## auv_top
module auv_top #(
    parameter integer ADDR_WIDTH = 24,
    parameter integer ROM_SIZE = 16384,
    parameter [ADDR_WIDTH-1:0] RST_VECTOR = 'h0,
    localparam integer RomSizeWords = ROM_SIZE / 4,
    localparam integer RomWidth = $clog2(RomSizeWords)
) (
    input   logic                       clk, rst_n,
    output  logic   [RomWidth-1:0]      imem_adr,
    input   logic   [31:0]              imem_dat,
    output  logic   [ADDR_WIDTH-1:0]    wb_adr_o,
    input   logic   [15:0]              wb_dat_i,
    output  logic   [15:0]              wb_dat_o,
    output  logic   [ 1:0]              wb_sel_o,
    output  logic                       wb_we_o, wb_stb_o, wb_cyc_o,
    input   logic                       wb_ack_i, wb_stall_i
);
    logic [ADDR_WIDTH-3:0] id_pc, ex_pc;
    logic [31:0] if_inst;
    logic [31:0] id_imm;
    logic [3:0] id_rs1, id_rs2, id_rd;
    logic [2:0] id_funct3;
    logic id_pop, id_alu_en, id_mem_access, id_pc_wr, id_branch, id_mem_wr;
    logic id_reg_wr, id_link;
    logic id_alu_alt, id_zba_shadd, id_zbs_bclrbext, id_zbs_binv, id_zbs_bset;
    logic id_sel_op1;
    logic id_sel_op2;
    logic [31:0] reg_rs1, reg_rs2;
    logic [ADDR_WIDTH-1:0] ex_pc_wr;
  ...
Size in the first run: roughly 4800 cells after synthesis, about 690 flip-flops, roughly 48000 sq um of cells after synthesis.
Settings: LEC_CHECK=0, CAP_MARGIN=20, CORE_ASPECT_RATIO=0.91, CORE_MARGIN=3, CORE_UTILIZATION=72, CTS_CLUSTER_SIZE=45, PLACE_DENSITY_LB_ADDON=0.22, SETUP_SLACK_MARGIN=4.11, SLEW_MARGIN=15; clock period 14.3 ns.
run.sh (not shown) runs the stock make flow with config.mk's settings and CLKGATE_MAP_FILE=.
The starting point did not get past global routing (5_1_grt).
==> next run, changes <==
--- a/flow/config.mk
+++ b/flow/config.mk
@@ -13,2 +13,2 @@
-export PLACE_DENSITY_LB_ADDON = 0.22
-export SETUP_SLACK_MARGIN = 4.11
+export PLACE_DENSITY = 0.35
+export SETUP_SLACK_MARGIN = -0.92
==> flow/constraint.sdc (replaced) <==
create_clock -name core_clock -period 13.5 [get_ports {clk}]
set_input_delay 2.7000 -clock core_clock [delete_from_list [all_inputs] [get_ports {clk}]]
set_output_delay 2.7000 -clock core_clock [all_outputs]
set_load 0.01 [all_outputs]
Result:
- The changed run never finished: it broke off in global routing (5_1_grt)
- synthesized area does not change
- die area is unchanged
- synthesized cell count stays the same
==> next run, changes <==
==> flow/config.mk (replaced) <==
export PLATFORM = sky130hd
export DESIGN_NAME = auv_top
export DESIGN_NICKNAME = auv_top
export VERILOG_FILES = /design/flow/design.v
export SDC_FILE = /design/flow/constraint.sdc
export NUM_CORES = 4
export LEC_CHECK = 0
export CAP_MARGIN = 20
export CORE_MARGIN = 2
export CORE_UTILIZATION = 40
export SLEW_MARGIN = 20
==> flow/constraint.sdc (replaced) <==
create_clock -name core_clock -period 8.34 [get_ports {clk}]
set_input_delay 1.6680 -clock core_clock [delete_from_list [all_inputs] [get_ports {clk}]]
set_output_delay 1.6680 -clock core_clock [all_outputs]
set_load 0.01 [all_outputs]
After rerunning: Now the flow finished but failed the layout checks on max-slew violations, negative setup slack; die area rises by 76%; synthesized area is unchanged; synthesized cell count stays the same.
==> next run, changes <==
--- a/flow/config.mk
+++ b/flow/config.mk
@@ -8 +8 @@
-export CAP_MARGIN = 20
+export CAP_MARGIN = 0
@@ -10 +10,5 @@
-export CORE_UTILIZATION = 40
+export CORE_UTILIZATION = 72
+export CTS_CLUSTER_DIAMETER = 100
+export CTS_CLUSTER_SIZE = 75
+export MAX_ROUTING_LAYER = met4
+export SETUP_SLACK_MARGIN = -0.67
==> flow/constraint.sdc (replaced) <==
create_clock -name core_clock -period 6.85 [get_ports {clk}]
set_input_delay 1.3700 -clock core_clock [delete_from_list [all_inputs] [get_ports {clk}]]
set_output_delay 1.3700 -clock core_clock [all_outputs]
set_load 0.01 [all_outputs]
Result:
- Now the flow stopped in global routing (5_1_grt), error GRT-0116
- synthesized cell count does not change
- die area went down by 44%
- synthesized area stays the same
==> next run, changes <==
==> flow/config.mk (replaced) <==
export PLATFORM = sky130hd
export DESIGN_NAME = auv_top
export DESIGN_NICKNAME = auv_top
export VERILOG_FILES = /design/flow/design.v
export SDC_FILE = /design/flow/constraint.sdc
export NUM_CORES = 4
export LEC_CHECK = 0
export CAP_MARGIN = 20
export CORE_MARGIN = 2
export CORE_UTILIZATION = 50
export SLEW_MARGIN = 20
export TNS_END_PERCENT = 5
==> flow/constraint.sdc (replaced) <==
create_clock -name core_clock -period 6.5 [get_ports {clk}]
set_input_delay 1.3000 -clock core_clock [delete_from_list [all_inputs] [get_ports {clk}]]
set_output_delay 1.3000 -clock core_clock [all_outputs]
set_load 0.01 [all_outputs]
=> With this change the flow ran to the end with violations: negative setup slack. Synthesized area is unchanged. Die area went up by 43%. Synthesized cell count stays the same.
